===== flow/run.sh =====
#!/bin/bash
# the make line also repeats each setting of config.mk as NAME=value (left out here)
make -C /OpenROAD-flow-scripts/flow DESIGN_CONFIG=/design/flow/config.mk WORK_HOME=/design/flow/orfs CLKGATE_MAP_FILE= finish

===== flow/config.mk =====
export PLATFORM = sky130hd
export DESIGN_NAME = conv_mac
export DESIGN_NICKNAME = conv_mac
export VERILOG_FILES = /design/flow/design.v
export SDC_FILE = /design/flow/constraint.sdc
export NUM_CORES = 4
export LEC_CHECK = 0
export ABC_AREA = 1
export CAP_MARGIN = 20
export CORE_MARGIN = 2
export CORE_UTILIZATION = 52
export CTS_CLUSTER_SIZE = 98
export SETUP_SLACK_MARGIN = -1.81
export SLEW_MARGIN = 20

===== flow/design.v =====
module floating_Mult(
    input               clk, 
    input               rst,
    input       [31:0]  OperandA,
    input       [31:0]  OperandB,
    input               in_valid,
    output              zero_exponent,  
    output              Exception,  
    output              NaN,  
    output reg          out_valid,
    output reg  [31:0]  out
);
    reg sign_out;
    reg normalize;  
    reg [7:0] Exponent_out;
    reg [22:0] Mantissa_out;
    reg [23:0] OperandA_reg, OperandB_reg;  
    reg [47:0] Mantissa_product;
    localparam BIAS = 127;
    always @(*) begin
        out = 32'b0;
        out_valid = 1'b0;
        sign_out = 1'b0;
        normalize = 1'b0;
        Exponent_out = 8'b0;
        Mantissa_out = 23'b0;
        OperandA_reg = 24'b0;
        OperandB_reg = 24'b0;
        Mantissa_product = 48'b0;
        if(~rst) begin
            out = 32'b0;
            out_valid = 1'b0;
        end
        else if(in_valid) begin 
            sign_out = OperandA[31] ^ OperandB[31];
       		OperandA_reg = (|OperandA[30:23]) ? {1'b1, OperandA[22:0]} : {1'b0, OperandA[22:0]};
            OperandB_reg = (|OperandB[30:23]) ? {1'b1, OperandB[22:0]} : {1'b0, OperandB[22:0]};
            Mantissa_product = OperandA_reg * OperandB_reg;
            normalize = Mantissa_product[47];  
            if(~normalize && ~zero_exponent) begin
      			Mantissa_product = Mantissa_product << 1 ;
      			Mantissa_out = Mantissa_product[46:24] + Mantissa_product[23] ;  
      			normalize = Mantissa_product[47];
      			Exponent_out = (OperandA[30:23] + OperandB[30:23] - BIAS);
    		end
  			else begin
  				Mantissa_out = Mantissa_product [46:24];  
  				Exponent_out = (OperandA[30:23] + OperandB[30:23] - BIAS) + normalize;
  			end
            if (zero_exponent) begin
                out = 32'b0;
                out_valid = 1'b1;
            end
            else if(NaN) begin
                out = {sign_out,8'b1111_1111, 23'b111_1111_1111_1111_1111_1111};
                out_valid = 1'b1;
            end
            else if(Exception) begin
                out = {sign_out,8'b1111_1111,23'b0};
                out_valid = 1'b1;
            end
            else if (normalize) begin
                out = {sign_out, Exponent_out, Mantissa_out};
                out_valid = 1'b1;
            end
        end
        else begin  
            out = 32'b0;
            out_valid = 1'b0;
        end
    end
    assign Exception = ( ( (&OperandA[30:23]) && (OperandA[22:0] == 0) )   || ( (&OperandB[30:23]) && (OperandB[22:0] == 0) ) ) ? 1'b1 : 1'b0;
    assign zero_exponent = ((OperandA[30:23] == 0) | (OperandB[30:23] == 0)) ? 1'b1 : 1'b0;
    assign NaN =( ( (OperandA[30:23] == 8'b1111_1111) && (OperandA [22:0] != 23'b0) ) || ( (OperandB[30:23] == 8'b1111_1111) && (OperandB [22:0] != 23'b0) ) ) ? 1 : 0; 
endmodule
module Adder(
    input               clk,
    input               rst,
    input       [31:0]  OperandA,
    input       [31:0]  OperandB,
    input               in_valid,
    output              Exception,  
    output              zero_exponent,
    output              NaN,
    output reg out_valid,
output reg [31:0] out
    );
reg signA;
reg [23:0] mantissaA;
reg [7:0] expA;
reg signB;
reg [23:0] mantissaB;
reg [7:0] expB, expB_new;
reg [24:0] mantissa_sum;
reg [23:0] mantissaB_shift;
reg sign_out;
reg [7:0] exp_out;
reg [22:0] mantissa_out;
reg [8:0] Diff_exponent;  
integer norm_i;
always @(*) begin
    out = 32'b0;
    out_valid = 1'b0;
    expB_new = 8'b0;
    mantissa_sum = 25'b0;
    mantissaB_shift = 24'b0;
    sign_out = 1'b0;
    exp_out = 8'b0;
    mantissa_out = 23'b0;
    Diff_exponent = 9'b0;
    signA = OperandA [31];
    expA = OperandA [30:23];
    mantissaA = (|OperandA[30:23]) ? {1'b1, OperandA[22:0]} : {1'b0, OperandA[22:0]};
    signB = OperandB [31];
    expB = OperandB [30:23];
    mantissaB = (|OperandB[30:23]) ? {1'b1, OperandB[22:0]} : {1'b0, OperandB[22:0]};
    if (~rst) begin
        out = 32'b0;
        out_valid = 1'b0;
    end
    else if(in_valid) begin
       if (expA < expB) begin
            {signA, expA, mantissaA, signB, expB, mantissaB} = {signB, expB, mantissaB, signA, expA, mantissaA};
        end
        Diff_exponent = expA - expB ;
        expB_new = expB + Diff_exponent ;
        mantissaB_shift = (Diff_exponent > 0) ? mantissaB >> Diff_exponent : mantissaB ;
        exp_out = expA;
        if(signA == signB) begin
            mantissa_sum = mantissaA + mantissaB_shift;
            sign_out = signA;
        end
        else begin
        if(mantissaA >= mantissaB_shift) begin
            mantissa_sum = mantissaA - mantissaB_shift;
            sign_out = signA;
        end
        else begin
            mantissa_sum = mantissaB_shift - mantissaA;
            sign_out = signB ;
        end
        end
        if(mantissa_sum[24]) begin
            mantissa_sum = mantissa_sum >> 1;  
            exp_out = exp_out + 1 ;
        end 
        for (norm_i = 0; norm_i < 24; norm_i = norm_i + 1)
            if (~ mantissa_sum[23] & (|mantissa_sum) )
            begin
            mantissa_sum = mantissa_sum << 1;
            exp_out = exp_out - 1;
            end
        mantissa_out = mantissa_sum[22:0];
         if(NaN) begin
            out = {sign_out,8'b1111_1111, 23'b111_1111_1111_1111_1111_1111};
            out_valid = 1'b1;
        end
        else if(Exception) begin
            out = {sign_out,8'b1111_1111,23'b0};
            out_valid = 1'b1;
        end
        else begin
            out = {sign_out, exp_out, mantissa_out};
            out_valid = 1'b1;
        end
    end
    else begin
        out_valid = 1'b0;
    end
end
assign NaN =( ( (OperandA[30:23] == 8'b1111_1111) && (OperandA [22:0] != 23'b0) ) || ( (OperandB[30:23] == 8'b1111_1111) && (OperandB [22:0] != 23'b0) ) ) ? 1 : 0;
assign Exception = ( ( (&OperandA[30:23]) && (OperandA[22:0] == 0) )   || ( (&OperandB[30:23]) && (OperandB[22:0] == 0) ) ) ? 1'b1 : 1'b0;
endmodule 
module Accumulator(
    input               clk, 
    input               rst,
    input    [31:0]     IN1,
    input               in_valid,
    input [7:0]         kernel_size,
    output reg [31:0]   Accumulator,
    output reg              output_valid
    );
wire [31:0] out;
wire [15:0] counter_tmp;
reg  [15:0] counter ;
assign counter_tmp = kernel_size*kernel_size;
always @(posedge clk or negedge rst) begin
    if(~rst) begin
        Accumulator <= 0;
        output_valid <= 0;
        counter <= 0;
    end
    else if (in_valid) begin
      counter <= counter + 1 ;
        if (counter == counter_tmp-1)
          begin
            counter <= 0;
            output_valid <= 1;
            Accumulator <= (counter == 0) ? IN1 : out;  
          end
        else if (counter == 0)begin
          Accumulator <= IN1;  
          output_valid <= 0;
        end
       else
         begin
        Accumulator <= out;
        output_valid <= 0;
         end
    end
    else begin
      Accumulator <= Accumulator;  
      output_valid <= 0;
      end
end
        Adder add_inst(
            .clk(clk),
            .rst(rst),
            .OperandA(IN1),
            .OperandB(Accumulator),
            .in_valid(in_valid),
            .Exception(),
            .zero_exponent(),
            .NaN(),
            .out_valid(),
            .out(out)
        );
endmodule 
module conv_mac (
    input         clk,
    input         rst,           
    input         in_valid,
    input  [31:0] OperandA,      
    input  [31:0] OperandB,      
    input  [7:0]  kernel_size,
    output        out_valid,
    output [31:0] result
);
wire        acc_en;
wire [31:0] mult_result;
floating_Mult multiplier(
    .clk(clk),
    .rst(rst),
    .OperandA(OperandA),
    .OperandB(OperandB),
    .in_valid(in_valid),
    .zero_exponent(),
    .Exception(),
    .NaN(),
    .out_valid(acc_en),
    .out(mult_result)
);
Accumulator accumulator(
    .clk(clk),
    .rst(rst),
    .IN1(mult_result),
    .in_valid(acc_en),
    .Accumulator(result),
    .output_valid(out_valid),
    .kernel_size(kernel_size)
);
endmodule

===== flow/constraint.sdc =====
create_clock -name core_clock -period 33.0 [get_ports {clk}]
set_input_delay 6.6000 -clock core_clock [delete_from_list [all_inputs] [get_ports {clk}]]
set_output_delay 6.6000 -clock core_clock [all_outputs]
set_load 0.01 [all_outputs]

==> GITHUB_STEP_SUMMARY, run 1 <==
## PnR job results

| Metric | Value |
|---|---|
| Number of global-route vias before repair | 49537 |
| Top cell by count, worst path | nand2_1 |
| Area share, top type | 23.3% |
| Worst r2r src | accumulator.Accumulator[28] |
| CP Data Arrival Time | 35.20 ns |
| CTS Buffer Depth | 2 |
| Routed len/inst | 15.8 um |
| CP delay by family, top | simple AND/OR/NAND/NOR gates |
| Final Slew Violations | 0 |
| Adder share | 32.6% |
| Period minus WS final | 35.02 ns |
| EDFF count, synth | 0 |
| # rows | 106 |
| Initial Util | 52.7% |
| Antenna violations before repair | 0 |
| Die Wd | 296 um |
| Basic Gates by Area | 35.6% |
| Reg2Reg Capture Point | accumulator.Accumulator[28] |
| IO buf count | 107 |
| Core area | 84000 um2 |
| Unique cell type count in the Yosys netlist | 67 |
| CP Depth | 206 |
| Clk latency of the worst-skew pair | 0.31 ns |
| Clock transition at the registers of the reported paths | 0.08 ns |
| Area delta synth->final | 34.7% |
| WL final | 155 mm |
| Largest net degree at the start of global routing | 85 |
| Synth Area in Compound Gates | 8.18% |
| Worst Tran Pin Value | 1.11 ns |
| Placed inst area | 57400 um2 |
| Syn nets | 8192 |
| Ys cells | 7272 |
| DR vias | 51288 |
| Post-synth area hogs | fa_1 23%, nand2_1 19%, inv_1 12% |
| Syn Area/Cell | 6.08 um2 |
| I/O pin count | 108 |
| Result of the run | failed layout checks |
| Final ANT Viol Nets | 0 |
| Fin nets | 9610 |
| Sequential element share of the synthesized area | 2.77% |
| Cell with the most instances after synthesis | nand2_1 |
| CTS Hold Buffers Added | 0 |
| Yosys stat area | 44200 um2 |
| Detailed Place HPWL | 132 mm |
| Cells after DPL | 9745 |
| CP Launch Point | OperandB[27] |
| Leading area contributor after synthesis | fa_1 |
| Req. time, crit path | 33.19 ns |
| RSZ-0062 raised after global routing | yes |
| Peak Freq | 28.6 MHz |
| SO Viols | negative setup slack |
| Fin area | 59600 um2 |
| Crit path buffers/inverters | 29 |
| CP max stage cell | or4_4 |
| Crit start category | primary input |
| Xor/xnor share | 4.85% |
| Worst setup path endpoint | accumulator.Accumulator[28] |
| CP max stage delay | 0.53 ns |
| Mux area share | 0.362% |
| Tool warning count | 85 |
| Final std cells w/o fill | 9826 |
| DRC violations left | 0 |
| Yosys reg bits | 49 |
| H-tree depth | 2 |
| Mapped Area | 44200 um2 |
| Top comb family, area | simple AND/OR/NAND/NOR gates |
| Final hold violations | 0 |
| Slew headroom | 25.5% |
| Clock buffer count from CTS | 5 |
| Worst hold path cell count | 2 |
| Async SR Flop Fraction | 100% |
| Initial drt markers | 4199 |
| Tcrit/Tclk final | 106% |
| CTS Sinks | 49 |
| Most common reg cell | dfrtp_1 |
| Hold crit path type | flop to flop |
| Die area | 87400 um2 |
| Max Clock Skew | 0.0121 ns |
| Max Cap Viol | 0 |
| Die H | 296 um |
| First-pass GRT wire length | 250 mm |
| Routed vias/inst | 5.22 |
| GRT overflow | 0 |
| Post-synth top cells | 2195 x nand2_1, 1403 x inv_1, 673 x nor2_1, 515 x fa_1, 509 x nand3_1 |
| Worst r2r path cells | 173 |
| Final setup viols | 8 |
| Worst reg-to-reg setup slack | 11.03 ns |
| Max FO, Critical Path | 16 |
| DRT Pass-1 Iters | 6 |
| Final worst slack | -2.02 ns |
| Gr usage total | 35.3% |
| Synth warn | 3 |
| Critical Path Sink Type | flop |
| Hold Path Sink | accumulator.Accumulator[25] |
| Hold Path Origin | accumulator.Accumulator[25] |
| Critical path type | primary input to flop |
| Post-Synthesis Cells | 7272 |
| GPL Wtd Cong | 1.07 |
| CTS tree | built |
| CTS Root Cell | clkbuf_16 |
## metal layers
layer / part of all wire, % / up-vias / track usage, %
li1: - / 25033 / -
met1: 43 / 23987 / 48.3
met2: 46 / 1945 / 58.4
met3: 8.1 / 323 / 4.60
met4: 3.3 / 0 / 9.67
met5: 0 / - / 0
## layout make-up
| class | instances | area (um2) |
|---|---|---|
| antenna | 1 | 2.50 |
| clock inverter | 3 | 26.3 |
| tap | 1134 | 1420 |
| clock buffer | 5 | 125 |
| inverter | 1474 | 5530 |
| timing repair buffer | 1678 | 13500 |
| multi-input combinational | 5482 | 37700 |
| sequential | 49 | 1230 |
| fill | 7585 | 24400 |
## stage by stage
step,utilization (%),hold WS (ns),setup WS [ns],TNS (ns)
after global placement,68.3,0.594,-2.88,-20.81
after floorplan,-,0.557,-0.994,-6.21
after global routing,71.0,0.644,-4.18,-38.00
after detailed placement,68.3,0.607,-3.48,-26.91
after CTS,69.6,0.618,-1.79,-11.79
final,71.0,0.620,-2.02,-13.68
## repair_timing
item                       CTS  global route
pin swaps                   55           104
setup endpoints to repair    7            11
hold endpoints to repair     0             0
resized                    182           233
buffers inserted            28            30
gates cloned                16             7
==> run 2, diff against run 1 <==
- ABC_AREA: 1 -> not set
- CAP_MARGIN: 20 -> 35
- CELL_PAD_IN_SITES_GLOBAL_PLACEMENT: not set -> 2
- CORE_MARGIN: 2 -> 3
- CORE_UTILIZATION: 52 -> 40
- CTS_CLUSTER_SIZE: 98 -> not set
- HOLD_SLACK_MARGIN: not set -> 0.18
- SETUP_SLACK_MARGIN: -1.81 -> not set
- TNS_END_PERCENT: not set -> 25
- clock period: 33.0 -> 44.0 ns (I/O delays scaled with it)
==> run 2 against run 1 <==
Critical endpoint is now accumulator.Accumulator[29]. Largest cell class unchanged. Cell area down 23%. The run now finishes clean. Die size rose by 27%. Critical path type unchanged. Highest routed layer is now met5. Count of clock-buffer cells in the layout stayed put. Synthesized cell count decreased by 20%.
==> GITHUB_STEP_SUMMARY, run 2 <==
## PnR job results

| Metric | Value |
|---|---|
| Crit start category | primary input |
| CP Depth | 125 |
| CTS Hold Buffers Added | 0 |
| Sequential element share of the synthesized area | 2.87% |
| Slew headroom | 34.8% |
| Die H | 333 um |
| # rows | 119 |
| Clock buffer count from CTS | 5 |
| Total Neg Setup Slack | 0 ns |
| Reg2Reg Capture Point | accumulator.Accumulator[29] |
| CP Launch Point | OperandA[19] |
| Die Wd | 333 um |
| CP max stage delay | 0.78 ns |
| GPL Wtd Cong | 0.945 |
| Synth Area in Compound Gates | 19.0% |
| Ys cells | 5809 |
| Fin nets | 6736 |
| Cell with the most instances after synthesis | nand2_1 |
| Peak Freq | 23.9 MHz |
| CP Data Arrival Time | 42.11 ns |
| First-pass GRT wire length | 266 mm |
| Adder share | 33.9% |
| WL final | 174 mm |
| N_diodes | 0 |
| Yosys stat area | 42600 um2 |
| Dpl ws | 1.24 ns |
| Hold Path Sink | accumulator.counter[0] |
| Worst r2r path cells | 98 |
| Number of global-route vias before repair | 42515 |
| Leading area contributor after synthesis | fa_1 |
| Worst hold path cell count | 1 |
| DR vias | 42322 |
| Result of the run | timing/DRC/antenna clean |
| Routed vias/inst | 5.87 |
| Worst Tran Pin Value | 0.975 ns |
| IO buf count | 107 |
| Clock transition at the registers of the reported paths | 0.12 ns |
| Fin area | 46000 um2 |
| RSZ-0062 raised after global routing | no |
| Routed len/inst | 24.1 um |
| Final core occ | 43.6% |
| Max FO, Critical Path | 23 |
| Top comb family, area | adder cells |
| Async SR Flop Fraction | 100% |
| Syn nets | 6729 |
| Req. time, crit path | 44.25 ns |
| Initial Util | 40.4% |
| Final hold violations | 0 |
| Area share, top type | 24.2% |
| Period minus WS final | 41.86 ns |
| Final Slew Violations | 0 |
| CP max stage cell | clkdlybuf4s50_1 |
| Hold crit path type | flop to flop |
| Critical path type | primary input to flop |
| Mux area share | 4.30% |
| Gr usage total | 30.9% |
| Placed inst area | 45800 um2 |
| Critical Path Sink Type | flop |
| Final setup viols | 0 |
| Worst setup path endpoint | accumulator.Accumulator[29] |
| Tcrit/Tclk final | 95.1% |
| Unique cell type count in the Yosys netlist | 119 |
| Worst reg-to-reg setup slack | 18.49 ns |
| EDFF count, synth | 0 |
| Core area | 106000 um2 |
| Yosys reg bits | 49 |
| Post-synth area hogs | fa_1 24%, ha_1 9.7%, nand2_1 7.3% |
| Max Cap Viol | 0 |
| I/O pin count | 108 |
| CTS Buffer Depth | 2 |
| Xor/xnor share | 5.62% |
| Crit path buffers/inverters | 13 |
| Final ANT Viol Nets | 0 |
| H-tree depth | 2 |
| CP delay by family, top | AND-OR/OR-AND gates |
| Hold Path Origin | accumulator.counter[0] |
| Antenna violations before repair | 2 |
| Cells after DPL | 7197 |
| Synth warn | 3 |
| Post-Synthesis Cells | 5809 |
| Worst r2r src | accumulator.Accumulator[25] |
| Basic Gates by Area | 24.8% |
| Final std cells w/o fill | 7208 |
| Most common reg cell | dfrtp_1 |
| DRT Pass-1 Iters | 9 |
| Area delta synth->final | 7.92% |
| CTS Sinks | 49 |
| CTS tree | built |
| Clk latency of the worst-skew pair | 0.38 ns |
| GRT overflow | 0 |
| Detailed Place HPWL | 144 mm |
| Mapped Area | 42600 um2 |
| Tool warning count | 84 |
| Final worst slack | 2.14 ns |
| Largest net degree at the start of global routing | 44 |
| CTS Root Cell | clkbuf_16 |
| DRC violations left | 0 |
| Post-synth top cells | 825 x nand2_1, 731 x inv_1, 515 x fa_1, 414 x nor2_1, 330 x ha_1 |
| Top cell by count, worst path | ha_1 |
| Max Clock Skew | 0.0368 ns |
| Syn Area/Cell | 7.34 um2 |
| Die area | 111000 um2 |
| Initial drt markers | 3284 |
## run 2: repair_timing
item / 4_1_cts / 5_1_grt
setup endpoints to repair: 0 / 7
gates resized: 0 / 6
buffers inserted: 0 / 0
## run 2: final cells by class
class	instances	area, um2
timing repair buffer	318	2700
fill	11248	59500
tap	1391	1740
clock buffer	5	125
multi-input combinational	4705	37400
clock inverter	3	28.8
inverter	737	2770
sequential	49	1230
## run 2: through the flow
| step | hold WS, ns |
|---|---|
| floorplan | 0.515 |
| finish | 0.608 |
| CTS | 0.601 |
| global route | 0.673 |
| global placement | 0.576 |
| detailed placement | 0.586 |
## run 2: metal layers
layer  vias up  part of all wire [%]  track usage (%)
li1      19599                     -                -
met5         -                0.0069                0
met1     20964                    42             40.1
met2      1458                    48             53.7
met3       299                   4.7             2.15
met4         2                   4.6             12.1
==> run 3, diff against run 2 <==
- ABC_AREA: not set -> 1
- CAP_MARGIN: 35 -> 20
- CELL_PAD_IN_SITES_GLOBAL_PLACEMENT: 2 -> 0
- CORE_ASPECT_RATIO: not set -> 1.27
- CORE_MARGIN: 3 -> 2
- CORE_UTILIZATION: 40 -> 51
- CTS_CLUSTER_SIZE: not set -> 35
- GPL_TIMING_DRIVEN: not set -> 1
- HOLD_SLACK_MARGIN: 0.18 -> not set
- MAX_ROUTING_LAYER: not set -> met5
- SETUP_SLACK_MARGIN: not set -> 2.58
- TNS_END_PERCENT: 25 -> not set
- clock period: 44.0 -> 34.1 ns (I/O delays scaled with it)
==> run 3 against run 2 <==
Now fails the layout checks on negative setup slack. Global-route usage up 3.7 points. First-iteration DRC count up 6.2%. Largest cell class unchanged. Synthesized cell count up 25%. Sequential share of layout area down 0.61 points. Area after synthesis up 3.7%. Worst setup slack worse by 2.7 ns.
==> GITHUB_STEP_SUMMARY, run 3 <==
## PnR job results

| Metric | Value |
|---|---|
| CP Depth | 209 |
| Clk latency of the worst-skew pair | 0.30 ns |
| Metal2 WL | 78.9 mm |
| Result of the run | failed layout checks |
| Reg2Reg Capture Point | accumulator.Accumulator[30] |
| DR top layer | met5 |
| Post-synth area hogs | fa_1 23%, nand2_1 19%, inv_1 12% |
| Hold crit path type | flop to flop |
| Die Wd | 265 um |
| CTS Root Cell | clkbuf_16 |
| Worst Tran Pin Value | 1.11 ns |
| Routed vias/inst | 5.26 |
| IO buf count | 107 |
| Area share, top type | 23.3% |
| Async SR Flop Fraction | 100% |
| Final hold violations | 0 |
| # rows | 121 |
| DR vias | 50688 |
| GPL Wtd Cong | 1.04 |
| Leading area contributor after synthesis | fa_1 |
| Worst r2r src | accumulator.Accumulator[28] |
| Gr usage total | 34.6% |
| Req. time, crit path | 34.32 ns |
| Critical Path Sink Type | flop |
| Initial drt markers | 3488 |
| Slew headroom | 25.9% |
| Tool warning count | 85 |
| Final ANT Viol Nets | 0 |
| Final std cells w/o fill | 9640 |
| Mux area share | 0.362% |
| Hold Path Origin | accumulator.counter[10] |
| Clock transition at the registers of the reported paths | 0.07 ns |
| CTS tree | built |
| Tcrit/Tclk final | 102% |
| Most common reg cell | dfrtp_1 |
| Max Cap Viol | 0 |
| Placed inst area | 56800 um2 |
| Synth Area in Compound Gates | 8.18% |
| Fin area | 59800 um2 |
| I/O pin count | 108 |
| Peak Freq | 28.8 MHz |
| Die area | 89100 um2 |
| Final worst slack | -0.586 ns |
| Cells after DPL | 9550 |
| Sequential element share of the synthesized area | 2.77% |
| Number of global-route vias before repair | 49824 |
| Routed len/inst | 16.4 um |
| CP Data Arrival Time | 34.91 ns |
| Syn Area/Cell | 6.08 um2 |
| Final Slew Violations | 0 |
| CTS Buffer Depth | 2 |
| GRT overflow | 0 |
| Ys cells | 7272 |
| Cell with the most instances after synthesis | nand2_1 |
| CP max stage cell | or4_4 |
| DRT Pass-1 Iters | 8 |
| First-pass GRT wire length | 250 mm |
| Basic Gates by Area | 35.6% |
| Max FO, Critical Path | 9 |
| Crit path buffers/inverters | 30 |
| Adder share | 32.6% |
| Unique cell type count in the Yosys netlist | 67 |
| Met1 wire length | 63.2 mm |
| Dpl ws | -1.58 ns |
| Area delta synth->final | 35.2% |
| Core area | 85800 um2 |
| Worst setup path endpoint | accumulator.Accumulator[30] |
| Clock buffer count from CTS | 5 |
| Max Clock Skew | 0.00493 ns |
| RSZ-0062 raised after global routing | yes |
| Final setup viols | 7 |
| CTS Sinks | 49 |
| Worst r2r path cells | 175 |
| SO Viols | negative setup slack |
| Die H | 336 um |
| Initial Util | 51.5% |
| CP Launch Point | OperandB[29] |
| Xor/xnor share | 4.85% |
| Worst reg-to-reg setup slack | 12.27 ns |
| DRC violations left | 0 |
| Synth warn | 3 |
| CP max stage delay | 0.61 ns |
| CTS Hold Buffers Added | 0 |
| Top cell by count, worst path | nand2_1 |
| Fin nets | 9452 |
| Yosys stat area | 44200 um2 |
| Antenna violations before repair | 1 |
| Post-synth top cells | 2195 x nand2_1, 1403 x inv_1, 673 x nor2_1, 515 x fa_1, 509 x nand3_1 |
| N_diodes | 0 |
| Syn nets | 8192 |
| Total Neg Setup Slack | -3.68 ns |
| Met3 WL | 8.58 mm |
| Mapped Area | 44200 um2 |
| EDFF count, synth | 0 |
| Top comb family, area | simple AND/OR/NAND/NOR gates |
| Largest net degree at the start of global routing | 89 |
| Post-Synthesis Cells | 7272 |
| Period minus WS final | 34.69 ns |
| WL final | 158 mm |
| Crit start category | primary input |
| Worst hold path cell count | 2 |
| H-tree depth | 2 |
| Yosys reg bits | 49 |
| Detailed Place HPWL | 135 mm |
| Hold Path Sink | accumulator.counter[10] |
| Critical path type | primary input to flop |
| CP delay by family, top | simple AND/OR/NAND/NOR gates |
## run 3: timing repair
item | CTS | global route
cloned | 10 | 11
gates resized | 126 | 441
setup buffers | 17 | 44
setup endpoints to repair | 19 | 20
pin swaps | 45 | 176
## run 3: layer usage
metal	up-vias	GRT usage, %
met4	2	13.5
li1	24689	-
met5	-	0
met3	437	2.35
met2	1651	63.4
met1	23909	42.2
## run 3: cell type report
cell class                      count  area, um2
Inverter                         1474       5570
Multi-Input combinational cell   5473      38700
Timing Repair Buffer             1529      12700
Clock inverter                      3       68.8
Tap cell                         1107       1390
Sequential cell                    49       1230
Fill cell                        7918      26000
Clock buffer                        5        125
## run 3: per-stage QoR
| stage | hold WS (ns) | utilization (%) |
|---|---|---|
| floorplan | 0.557 | - |
| global placement | 0.592 | 66.2 |
| detailed placement | 0.602 | 66.2 |
| CTS | 0.612 | 67.2 |
| global route | 0.649 | 69.7 |
| finish | 0.613 | 69.7 |
==> run 4, diff against run 3 <==
- CAP_MARGIN: 20 -> 15
- CELL_PAD_IN_SITES_DETAIL_PLACEMENT: not set -> 0
- CELL_PAD_IN_SITES_GLOBAL_PLACEMENT: 0 -> 1
- CORE_ASPECT_RATIO: 1.27 -> not set
- CORE_UTILIZATION: 51 -> 58
- CTS_CLUSTER_DIAMETER: not set -> 343
- CTS_CLUSTER_SIZE: 35 -> not set
- GPL_TIMING_DRIVEN: 1 -> not set
- HOLD_SLACK_MARGIN: not set -> 0.29
- MAX_ROUTING_LAYER: met5 -> met4
- MIN_ROUTING_LAYER: not set -> met1
- PLACE_DENSITY_LB_ADDON: not set -> 0.2
- SETUP_SLACK_MARGIN: 2.58 -> 4.93
- clock period: 34.1 -> 23.9 ns (I/O delays scaled with it)
==> run 4 against run 3 <==
The layout still fails its checks (negative setup slack). Worst hold slack got worse by 0.012 ns. Synthesized cell count unchanged. Clock skew is 0.0059 ns higher. Largest cell class unchanged. Flip-flop count is the same. Via count increased by 13%. Die size shrank 12%. Utilization grew 15 points. Critical path depth up 4. Global-route usage grew 7.4 points. Worst setup slack worse by 10 ns. Register-to-register slack worse by 12 ns.
==> GITHUB_STEP_SUMMARY, run 4 <==
## PnR job results

| Metric | Value |
|---|---|
| Result of the run | failed layout checks |
| SO Viols | negative setup slack |
| Sequential element share of the synthesized area | 2.77% |
| Mapped Area | 44200 um2 |
| DRC violations left | 0 |
| Largest net degree at the start of global routing | 61 |
| Req. time, crit path | 24.10 ns |
| Gr usage total | 42.0% |
| Syn Area/Cell | 6.08 um2 |
| Yosys reg bits | 49 |
| Tool warning count | 85 |
| Top cell by count, worst path | nand2_1 |
| Worst reg-to-reg setup slack | -0.13 ns |
| Crit path buffers/inverters | 39 |
| Async SR Flop Fraction | 100% |
| Placed inst area | 58500 um2 |
| Period minus WS final | 34.58 ns |
| Final setup viols | 26 |
| Worst setup path endpoint | accumulator.Accumulator[29] |
| EDFF count, synth | 0 |
| Crit start category | primary input |
| Clock buffer count from CTS | 5 |
| Unique cell type count in the Yosys netlist | 67 |
| Max Cap Viol | 0 |
| Final Slew Violations | 0 |
| CP Data Arrival Time | 34.78 ns |
| RSZ-0062 raised after global routing | yes |
| Top comb family, area | simple AND/OR/NAND/NOR gates |
| Area share, top type | 23.3% |
| CP max stage cell | fa_1 |
| CTS Buffer Depth | 2 |
| Xor/xnor share | 4.85% |
| DR vias | 57070 |
| GRT overflow | 0 |
| Initial Util | 58.4% |
| WL final | 182 mm |
| Fin nets | 9785 |
| H-tree depth | 2 |
| Multi-input gate area | 40400 um2 |
| Cell with the most instances after synthesis | nand2_1 |
| Yosys stat area | 44200 um2 |
| Post-synth area hogs | fa_1 23%, nand2_1 19%, inv_1 12% |
| I/O pin count | 108 |
| Die Wd | 280 um |
| Initial drt markers | 7327 |
| IO buf count | 107 |
| Mux area share | 0.362% |
| CTS Sinks | 49 |
| Reg2Reg Capture Point | accumulator.Accumulator[29] |
| Most common reg cell | dfrtp_1 |
| Slew headroom | 14.9% |
| CTS tree | built |
| DRT Pass-1 Iters | 14 |
| Ys cells | 7272 |
| Max FO, Critical Path | 15 |
| Syn nets | 8192 |
| Synth warn | 3 |
| Final worst slack | -10.68 ns |
| Final core occ | 84.6% |
| Final ANT Viol Nets | 0 |
| FILL cells | 4635 |
| Area delta synth->final | 44.9% |
| Leading area contributor after synthesis | fa_1 |
| Core area | 75700 um2 |
| Worst hold path cell count | 2 |
| Adder share | 32.6% |
| CP Launch Point | OperandA[15] |
| # rows | 101 |
| Worst r2r path cells | 188 |
| GPL Wtd Cong | 1.14 |
| Number of global-route vias before repair | 53125 |
| Worst r2r src | accumulator.Accumulator[28] |
| Post-synth top cells | 2195 x nand2_1, 1403 x inv_1, 673 x nor2_1, 515 x fa_1, 509 x nand3_1 |
| Clock transition at the registers of the reported paths | 0.08 ns |
| Clk latency of the worst-skew pair | 0.31 ns |
| Post-Synthesis Cells | 7272 |
| Detailed Place HPWL | 134 mm |
| Hold Path Sink | accumulator.counter[10] |
| Hold crit path type | flop to flop |
| CP max stage delay | 0.59 ns |
| Max Clock Skew | 0.0108 ns |
| Tcrit/Tclk final | 145% |
| Hold Path Origin | accumulator.counter[10] |
| Worst Tran Pin Value | 1.27 ns |
| Antenna violations before repair | 4 |
| CTS Root Cell | clkbuf_16 |
| Peak Freq | 28.9 MHz |
| Critical Path Sink Type | flop |
| Routed len/inst | 18.5 um |
| Basic Gates by Area | 35.6% |
| First-pass GRT wire length | 261 mm |
| Final hold violations | 0 |
| CP Depth | 213 |
| Die H | 280 um |
| Register area | 1230 um2 |
| CP delay by family, top | simple AND/OR/NAND/NOR gates |
| Critical path type | primary input to flop |
| Synth Area in Compound Gates | 8.18% |
| Die area | 78500 um2 |
| Routed vias/inst | 5.79 |
| Fin area | 64100 um2 |
| CTS Hold Buffers Added | 0 |
-- run 4: timing repair --
item,in CTS,in global routing
endpoints found under the hold margin,0,0
endpoints found under the setup margin,31,32
pin swaps,56,369
gates resized,223,801
cloned,18,15
buffers inserted,39,100
-- run 4: layer usage --
layer  routed length (um)  vias to the layer above  track usage (%)
met5                    0                        -                -
met4                14900                        0             20.9
met3                21300                     1366             7.54
met2                82400                     3915             68.9
met1                63400                    26411             49.8
li1                     -                    25378                -
-- run 4: layout make-up --
type / instances / share of cell area, %
Multi-Input combinational cell: 5481 / 63.1
Timing Repair Buffer: 1854 / 24.1
Inverter: 1474 / 8.68
Sequential cell: 49 / 1.91
Tap cell: 978 / 1.91
Clock buffer: 6 / 0.217
Clock inverter: 2 / 0.0586
Antenna cell: 5 / 0.0195
-- run 4: per-stage QoR --
stage               worst slack (ns)  cells  hold WS [ns]  setup TNS (ns)
floorplan                      -6.49   7272         0.557          -83.93
global placement               -8.53   9664         0.593         -135.48
detailed placement             -9.48   9664         0.596         -158.20
CTS                            -8.57   9729         0.605         -136.87
global route                  -11.98   9848         0.653         -220.08
finish                        -10.68   9849         0.601         -190.11
==> run 5, diff against run 4 <==
- CAP_MARGIN: 15 -> 20
- CELL_PAD_IN_SITES_DETAIL_PLACEMENT: 0 -> not set
- CELL_PAD_IN_SITES_GLOBAL_PLACEMENT: 1 -> not set
- CORE_UTILIZATION: 58 -> 72
- CTS_CLUSTER_DIAMETER: 343 -> 241
- CTS_CLUSTER_SIZE: not set -> 98
- HOLD_SLACK_MARGIN: 0.29 -> not set
- MAX_ROUTING_LAYER: met4 -> not set
- MIN_ROUTING_LAYER: met1 -> not set
- PLACE_DENSITY: not set -> 0.39
- PLACE_DENSITY_LB_ADDON: 0.2 -> not set
- SETUP_SLACK_MARGIN: 4.93 -> -1.81
- TNS_END_PERCENT: not set -> 10
- clock period: 23.9 -> 36.7 ns (I/O delays scaled with it)
==> run 5 against run 4 <==
The layout still fails its checks (negative setup slack). Via count down 16%. Routed wire length is 26% lower. Count of clock-buffer cells in the layout decreased by 1. Cell area fell by 25%. First-iteration DRC count down 24%. Non-clock buffer count decreased by 1453. Global-route usage increased by 0.10 points.
==> GITHUB_STEP_SUMMARY, run 5 <==
## PnR job results

| Metric | Value |
|---|---|
| Result of the run | failed layout checks |
| SO Viols | negative setup slack |
| Async SR Flop Fraction | 100% |
| Yosys stat area | 44200 um2 |
| CP max stage cell | or4_4 |
| IO buf count | 107 |
| Die Wd | 252 um |
| Reg2Reg Capture Point | accumulator.Accumulator[28] |
| Final Slew Violations | 0 |
| Dpl ws | -1.15 ns |
| Yosys reg bits | 49 |
| Mapped Area | 44200 um2 |
| Critical path type | primary input to flop |
| Metal2 WL | 61.2 mm |
| DR top layer | met4 |
| Post-synth area hogs | fa_1 23%, nand2_1 19%, inv_1 12% |
| Req. time, crit path | 36.89 ns |
| Crit path buffers/inverters | 28 |
| Hold Path Sink | accumulator.counter[10] |
| Worst hold path cell count | 2 |
| Core area | 60600 um2 |
| CTS tree | built |
| Final hold violations | 0 |
| Sequential element share of the synthesized area | 2.77% |
| Final core occ | 79.8% |
| Critical Path Sink Type | flop |
| GRT overflow | 0 |
| Slew headroom | 16.5% |
| Leading area contributor after synthesis | fa_1 |
| Synth warn | 3 |
| Basic Gates by Area | 35.6% |
| Gr usage total | 42.2% |
| Number of global-route vias before repair | 45451 |
| Mux area share | 0.362% |
| I/O pin count | 108 |
| Worst setup path endpoint | accumulator.Accumulator[28] |
| CP Launch Point | OperandB[28] |
| Worst r2r path cells | 167 |
| Post-Synthesis Cells | 7272 |
| Initial Util | 73.0% |
| GPL Wtd Cong | 1.12 |
| Top cell by count, worst path | nand2_1 |
| CTS Sinks | 49 |
| Initial drt markers | 5544 |
| Xor/xnor share | 4.85% |
| Final setup viols | 7 |
| Final ANT Viol Nets | 0 |
| Unique cell type count in the Yosys netlist | 67 |
| Fin nets | 8326 |
| Worst reg-to-reg setup slack | 13.39 ns |
| Hold crit path type | flop to flop |
| Most common reg cell | dfrtp_1 |
| Peak Freq | 27.0 MHz |
| Hold Path Origin | accumulator.counter[10] |
| Area delta synth->final | 9.37% |
| Worst Tran Pin Value | 1.25 ns |
| DRC violations left | 0 |
| Clock transition at the registers of the reported paths | 0.08 ns |
| Period minus WS final | 37.06 ns |
| Routed len/inst | 16.5 um |
| Max FO, Critical Path | 17 |
| N_diodes | 0 |
| H-tree depth | 2 |
| CP delay by family, top | simple AND/OR/NAND/NOR gates |
| Crit start category | primary input |
| CP Depth | 206 |
| Met1 wire length | 50.5 mm |
| DR vias | 47764 |
| Met3 WL | 16.2 mm |
| Worst r2r src | accumulator.Accumulator[28] |
| Clk latency of the worst-skew pair | 0.31 ns |
| CTS Root Cell | clkbuf_16 |
| Max Clock Skew | 0.0121 ns |
| Area share, top type | 23.3% |
| Multi-input gate area | 37000 um2 |
| Cell with the most instances after synthesis | nand2_1 |
| Adder share | 32.6% |
| Tcrit/Tclk final | 101% |
| Register area | 1230 um2 |
| Detailed Place HPWL | 111 mm |
| Largest net degree at the start of global routing | 81 |
| Die area | 63400 um2 |
| WL final | 135 mm |
| Post-synth top cells | 2195 x nand2_1, 1403 x inv_1, 673 x nor2_1, 515 x fa_1, 509 x nand3_1 |
| Syn nets | 8192 |
| Ys cells | 7272 |
| FILL cells | 4772 |
| Clock buffer count from CTS | 5 |
| Routed vias/inst | 5.83 |
| Top comb family, area | simple AND/OR/NAND/NOR gates |
| EDFF count, synth | 0 |
| Tool warning count | 85 |
| Max Cap Viol | 0 |
| Die H | 252 um |
| Final worst slack | -0.362 ns |
| CP Data Arrival Time | 37.25 ns |
| CP max stage delay | 0.57 ns |
| Syn Area/Cell | 6.08 um2 |
| Synth Area in Compound Gates | 8.18% |
| Antenna violations before repair | 0 |
| RSZ-0062 raised after global routing | yes |
| First-pass GRT wire length | 220 mm |
| DRT Pass-1 Iters | 9 |
| CTS Buffer Depth | 2 |
| # rows | 90 |
[run 5: what timing repair did]
item                                    in CTS  in global routing
buffers inserted                             0                 24
hold buffers                                 0                  0
endpoints found under the setup margin       0                  7
resized                                      0                228
[run 5: final cells by class]
cell class	instances	area share [%]
Clock buffer	5	0.259
Clock inverter	3	0.0440
Inverter	1474	11.5
Multi-Input combinational cell	5475	76.6
Sequential cell	49	2.53
Tap cell	782	2.02
Timing Repair Buffer	401	7.12
[run 5: routing by layer]
layer	track usage [%]	vias up
met1	53.5	21920
li1	-	22432
met5	0	-
met3	9.06	597
met4	19.5	0
met2	69.0	2815
[run 5: per-stage QoR]
| step | instances | setup TNS [ns] | hold slack [ns] | area, um2 |
|---|---|---|---|---|
| finish | 8189 | -2.14 | 0.608 | 48400 |
| floorplan | 7272 | 0 | 0.557 | 44200 |
| global route | 8189 | -16.57 | 0.656 | 48400 |
| CTS | 8159 | -6.32 | 0.610 | 47300 |
| global placement | 8151 | -2.16 | 0.582 | 47100 |
| detailed placement | 8151 | -7.52 | 0.599 | 47100 |
==> run 6, diff against run 5 <==
- CAP_MARGIN: 20 -> 35
- CELL_PAD_IN_SITES_GLOBAL_PLACEMENT: not set -> 2
- CORE_MARGIN: 2 -> 3
- CORE_UTILIZATION: 72 -> 40
- CTS_CLUSTER_DIAMETER: 241 -> not set
- CTS_CLUSTER_SIZE: 98 -> not set
- HOLD_SLACK_MARGIN: not set -> 0.29
- PLACE_DENSITY: 0.39 -> not set
- SETUP_SLACK_MARGIN: -1.81 -> not set
- TNS_END_PERCENT: 10 -> 25
- clock period: 36.7 -> 48.1 ns (I/O delays scaled with it)
==> run 6 against run 5 <==
The run now finishes clean. Count of clock-buffer cells in the layout stayed put. First-iteration DRC count decreased by 33%.
==> GITHUB_STEP_SUMMARY, run 6 <==
## PnR job results

| Metric | Value |
|---|---|
| DRC violations left | 0 |
| Routed vias/inst | 5.19 |
| Req. time, crit path | 48.29 ns |
| Die H | 339 um |
| GPL Wtd Cong | 0.952 |
| Multi-input gate area | 36300 um2 |
| Post-synth area hogs | fa_1 23%, nand2_1 19%, inv_1 12% |
| Leading area contributor after synthesis | fa_1 |
| Worst hold path cell count | 2 |
| I/O pin count | 108 |
| Mapped Area | 44200 um2 |
| DR vias | 45059 |
| N_diodes | 0 |
| Worst setup path endpoint | accumulator.Accumulator[27] |
| Async SR Flop Fraction | 100% |
| Core area | 109000 um2 |
| Fin nets | 8125 |
| Peak Freq | 22.2 MHz |
| Area delta synth->final | 6.17% |
| IO buf count | 107 |
| CP Depth | 201 |
| Gr usage total | 28.4% |
| Final ANT Viol Nets | 0 |
| EDFF count, synth | 0 |
| CTS Root Cell | clkbuf_16 |
| Tool warning count | 84 |
| # rows | 121 |
| Final std cells w/o fill | 8682 |
| GRT overflow | 0 |
| Crit path buffers/inverters | 23 |
| Mux area share | 0.362% |
| WL final | 165 mm |
| Clock transition at the registers of the reported paths | 0.09 ns |
| Worst r2r path cells | 166 |
| Worst reg-to-reg setup slack | 19.89 ns |
| Detailed Place HPWL | 139 mm |
| Top cell by count, worst path | nand2_1 |
| Cells after DPL | 8667 |
| Worst Tran Pin Value | 1.01 ns |
| Initial drt markers | 3738 |
| Max FO, Critical Path | 28 |
| Yosys stat area | 44200 um2 |
| Unique cell type count in the Yosys netlist | 67 |
| Number of global-route vias before repair | 44294 |
| Post-synth top cells | 2195 x nand2_1, 1403 x inv_1, 673 x nor2_1, 515 x fa_1, 509 x nand3_1 |
| Synth Area in Compound Gates | 8.18% |
| FILL cells | 12226 |
| Fin area | 47000 um2 |
| Synth warn | 3 |
| Max Clock Skew | 0.0152 ns |
| Basic Gates by Area | 35.6% |
| Die area | 115000 um2 |
| CP Launch Point | OperandA[9] |
| Clock buffer count from CTS | 5 |
| Final core occ | 43.0% |
| Register area | 1230 um2 |
| Hold Path Origin | accumulator.counter[10] |
| Initial Util | 40.5% |
| Reg2Reg Capture Point | accumulator.Accumulator[27] |
| Result of the run | timing/DRC/antenna clean |
| Critical Path Sink Type | flop |
| Crit start category | primary input |
| CTS tree | built |
| Max Cap Viol | 0 |
| Most common reg cell | dfrtp_1 |
| Clk latency of the worst-skew pair | 0.33 ns |
| CP max stage cell | clkdlybuf4s50_1 |
| DRT Pass-1 Iters | 6 |
| CP max stage delay | 1.07 ns |
| Final hold violations | 0 |
| Adder share | 32.6% |
| First-pass GRT wire length | 258 mm |
| Slew headroom | 32.9% |
| Final Slew Violations | 0 |
| Post-Synthesis Cells | 7272 |
| H-tree depth | 2 |
| Xor/xnor share | 4.85% |
| Tcrit/Tclk final | 93.8% |
| CP delay by family, top | simple AND/OR/NAND/NOR gates |
| Area share, top type | 23.3% |
| Ys cells | 7272 |
| Final setup viols | 0 |
| Yosys reg bits | 49 |
| Placed inst area | 46600 um2 |
| Period minus WS final | 45.11 ns |
| CP Data Arrival Time | 45.30 ns |
| Critical path type | primary input to flop |
| CTS Sinks | 49 |
| Antenna violations before repair | 5 |
| Syn nets | 8192 |
| Die Wd | 339 um |
| Worst r2r src | accumulator.Accumulator[28] |
| Cell with the most instances after synthesis | nand2_1 |
| RSZ-0062 raised after global routing | no |
| CTS Buffer Depth | 2 |
| Sequential element share of the synthesized area | 2.77% |
| Total Neg Setup Slack | 0 ns |
| Top comb family, area | simple AND/OR/NAND/NOR gates |
| Routed len/inst | 19.1 um |
| Hold crit path type | flop to flop |
| Hold Path Sink | accumulator.counter[10] |
| Largest net degree at the start of global routing | 93 |
| Syn Area/Cell | 6.08 um2 |
## run 6: per-stage QoR
step                      hold WS [ns]  setup WS, ns
final                            0.602          2.99
after CTS                        0.608          1.05
after detailed placement         0.594         0.772
after floorplan                  0.557         11.09
after global routing             0.630         0.106
after global placement           0.599         0.693
## run 6: final cells by class
class / count / area share, %
multi-input cells: 5462 / 77.2
repair buffers: 213 / 4.08
flip-flops and latches: 49 / 2.61
clock buffers: 5 / 0.266
inverters: 1474 / 11.8
well taps: 1476 / 3.93
clock inverters: 3 / 0.0560
## run 6: repair_timing
item,CTS,global route
endpoints found under the setup margin,0,7
hold buffers,0,0
setup buffers,0,1
resized,0,38
## run 6: metal layers
metal	share of wire, %	vias up	wire (um)	GRT usage, %
met2	44	1243	73400	45.3
met3	5.7	158	9440	3.07
li1	-	22010	-	-
met5	0.016	-	27	0
met4	2.0	4	3260	5.24
met1	48	21644	79300	41.7
==> run 7, diff against run 6 <==
- ABC_AREA: 1 -> not set
- CAP_MARGIN: 35 -> 20
- CELL_PAD_IN_SITES_GLOBAL_PLACEMENT: 2 -> not set
- CORE_MARGIN: 3 -> 2
- HOLD_SLACK_MARGIN: 0.29 -> not set
- TNS_END_PERCENT: 25 -> not set
- clock period: 48.1 -> 37.6 ns (I/O delays scaled with it)
==> run 7 against run 6 <==
Flip-flop count did not move. Register-to-register slack lost 4.2 ns. Via count down 0.60%. Count of clock-buffer cells in the layout stayed put. Worst setup slack got worse by 1.5 ns. Sequential share of layout area is 0.22 points lower. Area after synthesis decreased by 3.6%. Die size is 4.7% lower. Worst hold slack got worse by 0.016 ns. Routed wire length down 0.85%. Critical endpoint is now accumulator.Accumulator[25]. Largest cell class unchanged.
==> GITHUB_STEP_SUMMARY, run 7 <==
## PnR job results

| Metric | Value |
|---|---|
| Largest net degree at the start of global routing | 44 |
| Final hold violations | 0 |
| First-pass GRT wire length | 257 mm |
| Final setup viols | 0 |
| Synth Area in Compound Gates | 19.0% |
| Post-Synthesis Cells | 5809 |
| Crit start category | primary input |
| Critical path type | primary input to flop |
| DR vias | 44787 |
| Hold crit path type | flop to flop |
| CP max stage delay | 0.65 ns |
| EDFF count, synth | 0 |
| Gr usage total | 29.9% |
| Most common reg cell | dfrtp_1 |
| Max Cap Viol | 0 |
| DRT Pass-1 Iters | 6 |
| I/O pin count | 108 |
| Initial drt markers | 3759 |
| GPL Wtd Cong | 1.07 |
| Result of the run | timing/DRC/antenna clean |
| GRT overflow | 0 |
| Die H | 331 um |
| Final ANT Viol Nets | 0 |
| Crit path buffers/inverters | 26 |
| Slew headroom | 26.7% |
| Detailed Place HPWL | 139 mm |
| Final core occ | 48.5% |
| Clk latency of the worst-skew pair | 0.35 ns |
| Worst setup path endpoint | accumulator.Accumulator[25] |
| Req. time, crit path | 37.81 ns |
| Max FO, Critical Path | 20 |
| Peak Freq | 27.7 MHz |
| Area share, top type | 24.2% |
| Core area | 106000 um2 |
| # rows | 119 |
| CTS tree | built |
| Die area | 109000 um2 |
| Cells after DPL | 7809 |
| Dpl ws | -0.251 ns |
| Worst reg-to-reg setup slack | 15.65 ns |
| Synth warn | 3 |
| Clock buffer count from CTS | 5 |
| Xor/xnor share | 5.62% |
| Antenna violations before repair | 3 |
| Basic Gates by Area | 24.8% |
| Leading area contributor after synthesis | fa_1 |
| CP max stage cell | clkdlybuf4s50_1 |
| H-tree depth | 2 |
| Tool warning count | 82 |
| Fin nets | 7359 |
| Reg2Reg Capture Point | accumulator.Accumulator[25] |
| Initial Util | 40.4% |
| Area delta synth->final | 20.2% |
| Period minus WS final | 36.14 ns |
| Tcrit/Tclk final | 96.1% |
| CTS Hold Buffers Added | 0 |
| Final worst slack | 1.46 ns |
| Post-synth area hogs | fa_1 24%, ha_1 9.7%, nand2_1 7.3% |
| Worst hold path cell count | 1 |
| Hold Path Origin | accumulator.counter[0] |
| Fin area | 51300 um2 |
| Routed len/inst | 20.9 um |
| Cell with the most instances after synthesis | nand2_1 |
| Top comb family, area | adder cells |
| CTS Root Cell | clkbuf_16 |
| Mapped Area | 42600 um2 |
| Post-synth top cells | 825 x nand2_1, 731 x inv_1, 515 x fa_1, 414 x nor2_1, 330 x ha_1 |
| Yosys reg bits | 49 |
| Yosys stat area | 42600 um2 |
| Syn nets | 6729 |
| Die Wd | 331 um |
| Top cell by count, worst path | ha_1 |
| Sequential element share of the synthesized area | 2.87% |
| Critical Path Sink Type | flop |
| WL final | 164 mm |
| FILL cells | 10594 |
| Worst r2r src | accumulator.Accumulator[24] |
| Hold Path Sink | accumulator.counter[0] |
| Routed vias/inst | 5.72 |
| Adder share | 33.9% |
| CP Data Arrival Time | 36.34 ns |
| Final Slew Violations | 0 |
| CP delay by family, top | adder cells |
| Mux area share | 4.30% |
| CTS Sinks | 49 |
| IO buf count | 107 |
| Number of global-route vias before repair | 44585 |
| Placed inst area | 50500 um2 |
| Worst r2r path cells | 108 |
| Clock transition at the registers of the reported paths | 0.08 ns |
| Unique cell type count in the Yosys netlist | 119 |
| DRC violations left | 0 |
| Final std cells w/o fill | 7832 |
| Max Clock Skew | 0.0257 ns |
| CP Depth | 134 |
| Syn Area/Cell | 7.34 um2 |
| Ys cells | 5809 |
| CTS Buffer Depth | 2 |
| CP Launch Point | OperandA[17] |
| Worst Tran Pin Value | 1.09 ns |
| Async SR Flop Fraction | 100% |
run 7: timing repair:
action                                  CTS  global route
gates resized                             1           134
setup buffers                             0            14
hold endpoints to repair                  0             0
endpoints found under the setup margin    1             7
pin swaps                                 0            16
run 7: layer usage:
layer,routed length (um),track usage (%),vias to the layer above
li1,-,-,20840
met1,72500,41.2,21924
met2,74400,48.5,1728
met3,10800,3.58,293
met4,6290,10.0,2
met5,9,0,-
run 7: through the flow:
| stage | TNS [ns] | hold WS [ns] |
|---|---|---|
| global route | -0.147 | 0.647 |
| global placement | 0 | 0.565 |
| finish | 0 | 0.586 |
| CTS | 0 | 0.588 |
| floorplan | 0 | 0.515 |
| detailed placement | -0.896 | 0.574 |
run 7: cell type report:
| type | instances | area, um2 | share of cell area [%] |
|---|---|---|---|
| multi-input cells | 4705 | 37800 | 73.8 |
| clock buffers | 5 | 125 | 0.244 |
| flip-flops and latches | 49 | 1230 | 2.39 |
| clock inverters | 3 | 28.8 | 0.0561 |
| repair buffers | 941 | 7550 | 14.7 |
| inverters | 737 | 2770 | 5.40 |
| well taps | 1391 | 1740 | 3.40 |
| diodes | 1 | 2.50 | 0.00488 |
==> run 8, diff against run 7 <==
- ABC_AREA: not set -> 1
- CAP_MARGIN: 20 -> 10
- CORE_UTILIZATION: 40 -> 72
- CTS_CLUSTER_DIAMETER: not set -> 215
- CTS_CLUSTER_SIZE: not set -> 60
- MAX_ROUTING_LAYER: not set -> met4
- clock period: 37.6 -> 31.0 ns (I/O delays scaled with it)
==> run 8 against run 7 <==
The flow now stops in 4_1_cts. Synthesized cell count rose by 25%. Die size fell by 42%. Area after synthesis up 3.7%.
==> GITHUB_STEP_SUMMARY, run 8 <==
### Yosys + OpenROAD results

| Metric | Value |
|---|---|
| Result of the run | aborted with a tool error |
| Failing step | 4_1_cts |
| Error msg | [ERROR DPL-0038] Utilization greater than 100%, impossible to legalize |
| Detailed Place HPWL | 159 mm |
| Mux area share | 0.362% |
| Unique cell type count in the Yosys netlist | 67 |
| IO buf count | 107 |
| Adder share | 32.6% |
| Initial Util | 73.0% |
| Die H | 252 um |
| EDFF count, synth | 0 |
| Ys cells | 7272 |
| # rows | 90 |
| Post-synth area hogs | fa_1 23%, nand2_1 19%, inv_1 12% |
| Yosys stat area | 44200 um2 |
| Sequential element share of the synthesized area | 2.77% |
| Async SR Flop Fraction | 100% |
| Post-synth top cells | 2195 x nand2_1, 1403 x inv_1, 673 x nor2_1, 515 x fa_1, 509 x nand3_1 |
| Synth warn | 3 |
| Leading area contributor after synthesis | fa_1 |
| Yosys reg bits | 49 |
| Syn Area/Cell | 6.08 um2 |
| Die Wd | 252 um |
| I/O pin count | 108 |
| Mapped Area | 44200 um2 |
| Cell with the most instances after synthesis | nand2_1 |
| Post-Synthesis Cells | 7272 |
| Core area | 60600 um2 |
| Basic Gates by Area | 35.6% |
| Placed inst area | 56800 um2 |
| Top comb family, area | simple AND/OR/NAND/NOR gates |
| GPL Wtd Cong | 1.20 |
| Most common reg cell | dfrtp_1 |
| Synth Area in Compound Gates | 8.18% |
| Dpl ws | -5.28 ns |
| Xor/xnor share | 4.85% |
| Die area | 63400 um2 |
| Area share, top type | 23.3% |
| Syn nets | 8192 |
[run 8: metrics by stage]
stage	cells
after floorplan	7272
after global placement	9279
after detailed placement	9279
==> run 9, diff against run 8 <==
- CAP_MARGIN: 10 -> 15
- CELL_PAD_IN_SITES_DETAIL_PLACEMENT: not set -> 0
- CELL_PAD_IN_SITES_GLOBAL_PLACEMENT: not set -> 0
- CORE_UTILIZATION: 72 -> 67
- CTS_CLUSTER_DIAMETER: 215 -> 196
- CTS_CLUSTER_SIZE: 60 -> not set
- MIN_ROUTING_LAYER: not set -> met1
- PLACE_DENSITY_LB_ADDON: not set -> 0.24
- clock period: 31.0 -> 48.7 ns (I/O delays scaled with it)
==> run 9 against run 8 <==
The run now finishes clean. Die size is 7.3% higher. Area after synthesis stayed put. Synthesized cell count did not move.
==> GITHUB_STEP_SUMMARY, run 9 <==
## PnR job results

| Metric | Value |
|---|---|
| Result of the run | timing/DRC/antenna clean |
| Worst setup path endpoint | accumulator.Accumulator[24] |
| GRT overflow | 0 |
| Top comb family, area | simple AND/OR/NAND/NOR gates |
| Clock buffer count from CTS | 5 |
| Critical path type | primary input to flop |
| Met1 wire length | 56.5 mm |
| Syn Area/Cell | 6.08 um2 |
| Slew headroom | 12.4% |
| Hold crit path type | flop to flop |
| Hold Path Sink | accumulator.counter[15] |
| Yosys stat area | 44200 um2 |
| Detailed Place HPWL | 120 mm |
| CP delay by family, top | simple AND/OR/NAND/NOR gates |
| Core area | 65500 um2 |
| Leading area contributor after synthesis | fa_1 |
| Met3 WL | 18.0 mm |
| CTS Sinks | 49 |
| Tcrit/Tclk final | 93.3% |
| Worst hold path cell count | 2 |
| Post-synth top cells | 2195 x nand2_1, 1403 x inv_1, 673 x nor2_1, 515 x fa_1, 509 x nand3_1 |
| H-tree depth | 2 |
| Final core occ | 69.7% |
| DRC violations left | 0 |
| Die Wd | 261 um |
| First-pass GRT wire length | 236 mm |
| Most common reg cell | dfrtp_1 |
| Peak Freq | 22.0 MHz |
| DR top layer | met4 |
| Initial drt markers | 5929 |
| Unique cell type count in the Yosys netlist | 67 |
| CP max stage cell | clkdlybuf4s50_1 |
| Max Clock Skew | 0.0202 ns |
| Fin nets | 8078 |
| Yosys reg bits | 49 |
| Worst reg-to-reg setup slack | 20.45 ns |
| CTS tree | built |
| Routed len/inst | 18.4 um |
| Initial Util | 67.5% |
| Synth warn | 3 |
| Routed vias/inst | 5.91 |
| Basic Gates by Area | 35.6% |
| I/O pin count | 108 |
| RSZ-0062 raised after global routing | no |
| Area delta synth->final | 3.27% |
| Area share, top type | 23.3% |
| Adder share | 32.6% |
| Post-synth area hogs | fa_1 23%, nand2_1 19%, inv_1 12% |
| Max Cap Viol | 0 |
| Mux area share | 0.362% |
| Syn nets | 8192 |
| Clock transition at the registers of the reported paths | 0.08 ns |
| Placed inst area | 45500 um2 |
| Crit start category | primary input |
| Req. time, crit path | 48.89 ns |
| Sequential element share of the synthesized area | 2.77% |
| CP Depth | 202 |
| IO buf count | 107 |
| Worst r2r path cells | 163 |
| DR vias | 47385 |
| Antenna violations before repair | 1 |
| Die H | 261 um |
| GPL Wtd Cong | 1.07 |
| CTS Root Cell | clkbuf_16 |
| Number of global-route vias before repair | 46542 |
| CP Data Arrival Time | 45.63 ns |
| Max FO, Critical Path | 29 |
| Final setup viols | 0 |
| Final ANT Viol Nets | 0 |
| Metal2 WL | 65.3 mm |
| Final Slew Violations | 0 |
| Die area | 68100 um2 |
| Reg2Reg Capture Point | accumulator.Accumulator[24] |
| CTS Hold Buffers Added | 0 |
| Total Neg Setup Slack | 0 ns |
| Critical Path Sink Type | flop |
| Async SR Flop Fraction | 100% |
| EDFF count, synth | 0 |
| # rows | 94 |
| Synth Area in Compound Gates | 8.18% |
| Xor/xnor share | 4.85% |
| Hold Path Origin | accumulator.counter[15] |
| Mapped Area | 44200 um2 |
| Worst r2r src | accumulator.Accumulator[28] |
| Ys cells | 7272 |
| Crit path buffers/inverters | 26 |
| Post-Synthesis Cells | 7272 |
| CP Launch Point | OperandB[9] |
| Worst Tran Pin Value | 1.31 ns |
| Cell with the most instances after synthesis | nand2_1 |
| DRT Pass-1 Iters | 11 |
| Period minus WS final | 45.44 ns |
| CP max stage delay | 1.29 ns |
| Tool warning count | 82 |
| Clk latency of the worst-skew pair | 0.31 ns |
| FILL cells | 5522 |
| Top cell by count, worst path | nand2_1 |
| WL final | 148 mm |
| CTS Buffer Depth | 2 |
| Final hold violations | 0 |
| Gr usage total | 44.5% |
| Fin area | 45700 um2 |
| Largest net degree at the start of global routing | 93 |
[run 9: cell type report]
class / count / area (um2) / area share [%]
Timing Repair inverter: 1 / 5.00 / 0.0110
Inverter: 1474 / 5540 / 12.1
Clock buffer: 5 / 125 / 0.274
Sequential cell: 49 / 1230 / 2.68
Clock inverter: 2 / 35.0 / 0.0767
Timing Repair Buffer: 165 / 1470 / 3.21
Multi-Input combinational cell: 5462 / 36200 / 79.2
Tap cell: 864 / 1080 / 2.37
Antenna cell: 1 / 2.50 / 0.00548
[run 9: stage by stage]
step	worst slack [ns]	cells	hold slack, ns
3_5_place_dp	2.12	8014	0.595
6_report	3.26	8023	0.612
3_3_place_gp	2.96	8014	0.590
4_1_cts	2.36	8021	0.609
2_1_floorplan	11.57	7272	0.557
5_1_grt	0.129	8023	0.642
[run 9: routing by layer]
metal	global-route usage (%)	up-vias
li1	-	21898
met1	55.7	21831
met2	69.0	2944
met3	10.1	712
met4	20.0	0
met5	-	-
[run 9: what timing repair did]
| item | in CTS | in global routing |
|---|---|---|
| gates resized | 0 | 20 |
| buffers inserted | 0 | 0 |
| hold endpoints to repair | 0 | 0 |
| endpoints found under the setup margin | 0 | 7 |
